lane 1:
==> flow/design.v (excerpt) <==
module NTT_8point(clock, rst, in_valid, in_ready, x_in, out_valid, y_out);
For scale: ~340 flip-flops, roughly 200 I/O pins, ~38000 um2 of cells after synthesis.
export LEC_CHECK = 0
export ABC_AREA = 1
export CAP_MARGIN = 20
export CORE_MARGIN = 2
export CORE_UTILIZATION = 72
export CTS_CLUSTER_DIAMETER = 362
export CTS_CLUSTER_SIZE = 42
export PLACE_DENSITY_LB_ADDON = 0.27
export SLEW_MARGIN = 20
create_clock -name core_clock -period 5.16 [get_ports {clock}]
run.sh (not shown) runs the stock make flow with config.mk's settings and CLKGATE_MAP_FILE=.
Lane 1 is listed as incomplete: the tool reported an error in 5_1_grt and the run ended there.
What lane 2 does differently from lane 1 at the input level:
Settings: CTS_CLUSTER_SIZE: 42 -> unset; CORE_UTILIZATION: 72 -> 57; CTS_CLUSTER_DIAMETER: 362 -> unset; PLACE_DENSITY_LB_ADDON: 0.27 -> unset; the clock period (ns, I/O delays scaled along): 5.16 -> 9.18.
==> comparison <==
- Number of instances resized during post-cts repair in lane 2 is about 60% below lane 1.
- The count of placed standard cells including taps of lane 2 falls short of that of lane 1 by 1.1%.
- Of lane 1 and lane 2, only lane 1 never reached the final stage.
- The flow ended early for lane 1: it failed with a tool error in 5_1_grt.
- [lane 2] flow finished | final checks: failed | reasons: negative setup slack
- Diff lane 1 -> lane 2: die size rose 14000 um2; number of placement rows has increased; post-CTS repair timing setup buffer count shows a reduction of about 70%; chip area estimate from yosys synthesis comparable.
- Total core area, lane 2 vs lane 1: up by more than a quarter
- Comparing lane 1 against lane 2, there is no change at all in proportion of register bits with asynchronous set or reset after synthesis.
- As far as synthesized cell count goes, lane 1 and lane 2 are indistinguishable; the numbers are identical.
- Share of the core filled by cells before placement down 16 points in lane 2 wrt lane 1
Relative to lane 2, the following input files were edited for lane 3:
Settings: ABC_AREA: 1 -> unset; CORE_UTILIZATION: 57 -> 40; the clock period (ns, I/O delays scaled along): 9.18 -> 11.7.
==> results <==
Lane 3 completed; timing, DRC and antenna clean. [lane 3] initial antenna violation count rose 2 relative to lane 2. Of lane 3 and lane 2, it is lane 3 that has the lower pin count of the biggest net entering global routing. Changes observed in lane 3 relative to lane 2: synthesis-to-finish area growth down 5.4 points, buffer count excluding the clock tree in the final layout down 176.
#### Input delta (lane 4 over lane 3)
Settings: swapping 20 for 10 in CAP_MARGIN; putting HOLD_SLACK_MARGIN at -0.08 where nothing was set; putting CTS_CLUSTER_SIZE at 61 where nothing was set; putting SETUP_SLACK_MARGIN at 0.52 where nothing was set; swapping 20 for 5 in SLEW_MARGIN; putting MAX_ROUTING_LAYER at met4 where nothing was set; swapping 40 for 72 in CORE_UTILIZATION; swapping 11.7 for 9.63 in the clock period (ns, I/O delays scaled along).
--- outcome ---
Delta (lane 4 minus lane 3): detailed-routed wire length on met3 picked up an extra 5.1 mm, worst slew margin relative to its limit lost 8.6 points, area of all placed cells without fillers picked up an extra 900 um2.
Lane 4 vs. lane 3: total wire length after detailed routing shows an increase of about 9%; count of non-CTS buffers in the layout shows an increase of 175.
Lane 4 completed end to end; final checks failed (negative setup slack).
Per the comparison of lane 4 with lane 3, slew at the pin closest to its max-slew limit has increased.


Setup of JK:
Starting RTL as in the previous note.
Settings: LEC_CHECK=0, CAP_MARGIN=20, CORE_MARGIN=2, CORE_UTILIZATION=57, CTS_CLUSTER_SIZE=97, SLEW_MARGIN=20; clock period 11.2 ns.
JK: flow complete, layout not clean; failing: setup timing
Setup changes, JK to MS
# JK
export LEC_CHECK = 0
export CAP_MARGIN = 20
export CORE_MARGIN = 2
export CORE_UTILIZATION = 57
export CTS_CLUSTER_SIZE = 97
export SLEW_MARGIN = 20
create_clock -name core_clock -period 11.2 [get_ports {clock}]
# MS
export LEC_CHECK = 0
export CAP_MARGIN = 20
export CORE_MARGIN = 2
export CORE_UTILIZATION = 72
export CTS_CLUSTER_SIZE = 42
export SLEW_MARGIN = 20
create_clock -name core_clock -period 5.16 [get_ports {clock}]
[summary]
Status(MS) = ERROR, stage = 5_1_grt
Compare MS and JK | worst-case setup slack after placement lower: MS
MS against JK: mean instance size in the synthesized netlist held, number of buffers inserted during clock tree synthesis went down 5, number of post-CTS setup repair buffers went up 91, synthesis-stage register bit count held.
[inputs] AL vs MS
# MS
export LEC_CHECK = 0
export CAP_MARGIN = 20
export CORE_MARGIN = 2
export CORE_UTILIZATION = 72
export CTS_CLUSTER_SIZE = 42
export SLEW_MARGIN = 20
create_clock -name core_clock -period 5.16 [get_ports {clock}]
# AL
export LEC_CHECK = 0
export CAP_MARGIN = 20
export CORE_MARGIN = 2
export CORE_UTILIZATION = 40
export MIN_ROUTING_LAYER = met2
export SETUP_SLACK_MARGIN = 2.29
export SLEW_MARGIN = 20
create_clock -name core_clock -period 12.0 [get_ports {clock}]
Notes after the runs:
- AL went all the way through synthesis, placement and routing and the layout is clean on timing, DRC and antenna.
- Per the comparison of AL with MS, post-CTS setup-driven buffer insertion count saw a decrease; placed instance area saw a decrease; total placed cells including tap cells saw an increase; die area saw an increase.


maple:
Starting RTL as in the previous note.
Settings: LEC_CHECK=0, CAP_MARGIN=20, CELL_PAD_IN_SITES_DETAIL_PLACEMENT=1, CELL_PAD_IN_SITES_GLOBAL_PLACEMENT=3, CORE_ASPECT_RATIO=1.51, CORE_MARGIN=7, CORE_UTILIZATION=17, CTS_CLUSTER_DIAMETER=31, CTS_CLUSTER_SIZE=100, GPL_TIMING_DRIVEN=0, HOLD_SLACK_MARGIN=-0.01, MAX_ROUTING_LAYER=met4, MIN_ROUTING_LAYER=met2, SETUP_SLACK_MARGIN=1.86, SLEW_MARGIN=20, TNS_END_PERCENT=50; clock period 21.0 ns.
maple: done, clean on timing, DRC and antenna
#### Input delta (harbor over maple)
- removing MAX_ROUTING_LAYER (formerly met4)
- removing CTS_CLUSTER_DIAMETER (formerly 31)
- removing SETUP_SLACK_MARGIN (formerly 1.86)
- setting ABC_AREA to 1 for the first time
- removing CELL_PAD_IN_SITES_DETAIL_PLACEMENT (formerly 1)
- removing CORE_ASPECT_RATIO (formerly 1.51)
- removing CELL_PAD_IN_SITES_GLOBAL_PLACEMENT (formerly 3)
- changing CORE_MARGIN from 7 to 2
- changing CORE_UTILIZATION from 17 to 72
- removing MIN_ROUTING_LAYER (formerly met2)
- removing TNS_END_PERCENT (formerly 50)
- removing HOLD_SLACK_MARGIN (formerly -0.01)
- removing GPL_TIMING_DRIVEN (formerly 0)
- setting PLACE_DENSITY to 0.64 for the first time
- changing CTS_CLUSTER_SIZE from 100 to 74
- changing the clock period (ns, I/O delays scaled along) from 21.0 to 5.16
### Flow results
- The synthesis area per yosys on harbor is in line with that on maple.
- Diff maple -> harbor: full die area down 77%; core utilization at floorplan up 56 points.
- ~same post-cts hold-fix buffer tally in harbor and maple
- harbor is listed as incomplete: the tool reported an error in global routing (5_1_grt) and the run ended there.
Edits applied to the flow inputs when going from harbor to lagoon:
- a change of CORE_UTILIZATION from 72 to 71
- a deleted PLACE_DENSITY that had been 0.64
- a change of CTS_CLUSTER_SIZE from 74 to 40
- a deleted ABC_AREA that had been 1
- a change of the clock period (ns, I/O delays scaled along) from 5.16 to 11.3
Results
Of harbor and lagoon, only harbor never reached the final stage.
The log for harbor ends in global routing (5_1_grt) with error GRT-0116, so the run never completed.
Changes observed in lagoon relative to harbor: sum of net half-perimeters after detailed placement moved down, post-synth design cell area about even, die area increased 1.7%, cell count listed in synth_stat.txt fell by about 14%.
diff inputs: lagoon => pepper
- MAX_ROUTING_LAYER newly set to met4
- CTS_CLUSTER_SIZE changed from 40 to 61
- CORE_UTILIZATION changed from 71 to 66
- the clock period (ns, I/O delays scaled along) changed from 11.3 to 9.63
--- outcome ---
pepper finished all stages; layout check result: FAIL, due to setup timing. Minimum setup slack in the final design: pepper worse than lagoon. [compare] base=lagoon new=pepper: post-route non-filler standard cell count went up; die span in x now sits higher.


T:
Starting RTL as in the previous note.
Settings: LEC_CHECK=0, ABC_AREA=0, CAP_MARGIN=5, CORE_MARGIN=2, CORE_UTILIZATION=59, CTS_CLUSTER_DIAMETER=354, HOLD_SLACK_MARGIN=0.27, SLEW_MARGIN=35, TNS_END_PERCENT=90; clock period 6.96 ns.
T ran in full, but the layout does not pass; the checks complain about negative setup slack.
Modified inputs, R compared to T
- a change of ABC_AREA from 0 to 1
- a change of CORE_UTILIZATION from 59 to 72
- an added CTS_CLUSTER_SIZE of 74
- an added PLACE_DENSITY of 0.35
- an added MAX_ROUTING_LAYER of met4
- an added SETUP_SLACK_MARGIN of 2.57
- a change of the clock period (ns, I/O delays scaled along) from 6.96 to 9.05
## What came out
- Status: R FAILED at 5_1_grt (tool error)
- Changes observed in R relative to T: worst setup slack after placement up 3.11 ns; post-synthesis xor/xnor area fraction moved down; area after synthesis about even.
- Post-synthesis share of cell area spent on and-or and or-and gates, T and R: larger value in T
- T → R: Yosys chip area has remained practically unchanged; die boundary width shows a reduction of about 9%; synthesized netlist cell count moved up; initial core utilization increased by 13 points relative to the old numbers.
- Of T and R, the run reporting the higher area fraction in mux cells was T.
- R vs T — yosys stat cell total rose 16%.
- Sort T and R by post-DP HPWL desc -> top: R


## red
Starting RTL as in the previous note.
Settings: LEC_CHECK=0, ABC_AREA=0, CAP_MARGIN=25, CELL_PAD_IN_SITES_GLOBAL_PLACEMENT=2, CORE_ASPECT_RATIO=0.78, CORE_MARGIN=6, CORE_UTILIZATION=45, CTS_CLUSTER_DIAMETER=395, GPL_ROUTABILITY_DRIVEN=0, GPL_TIMING_DRIVEN=1, HOLD_SLACK_MARGIN=0.27, MIN_ROUTING_LAYER=met2, PLACE_DENSITY_LB_ADDON=0.19, SETUP_SLACK_MARGIN=2.64, SLEW_MARGIN=35, TNS_END_PERCENT=100; clock period 12.8 ns.
#### Input delta (blue over red)
- SETUP_SLACK_MARGIN: 2.64 -> unset
- GPL_ROUTABILITY_DRIVEN: 0 -> unset
- CTS_CLUSTER_DIAMETER: 395 -> 354
- CAP_MARGIN: 25 -> 5
- CELL_PAD_IN_SITES_GLOBAL_PLACEMENT: 2 -> unset
- CORE_MARGIN: 6 -> 5
- GPL_TIMING_DRIVEN: 1 -> unset
- CORE_ASPECT_RATIO: 0.78 -> unset
- MIN_ROUTING_LAYER: met2 -> unset
- TNS_END_PERCENT: 100 -> 90
- CORE_UTILIZATION: 45 -> 59
- the clock period (ns, I/O delays scaled along): 12.8 -> 11.0
## What came out
Although it ran to completion, blue produced a layout that fails the final checks because of negative setup slack. [compare] base=red new=blue: share of the clock period used by the worst path after layout rose 12 points, wire length fell 12000 um. Area of the chip was lower in blue than in red. The highest metal layer with signal wires comes out met5 in one run and met4 in the other, namely in red and blue respectively. Going from red to blue, overall die height decreased by 1.8% relative to the old numbers, final-stage net count up 1.5%. Between red and blue, the flow reports cell count decreasing by a few percent.
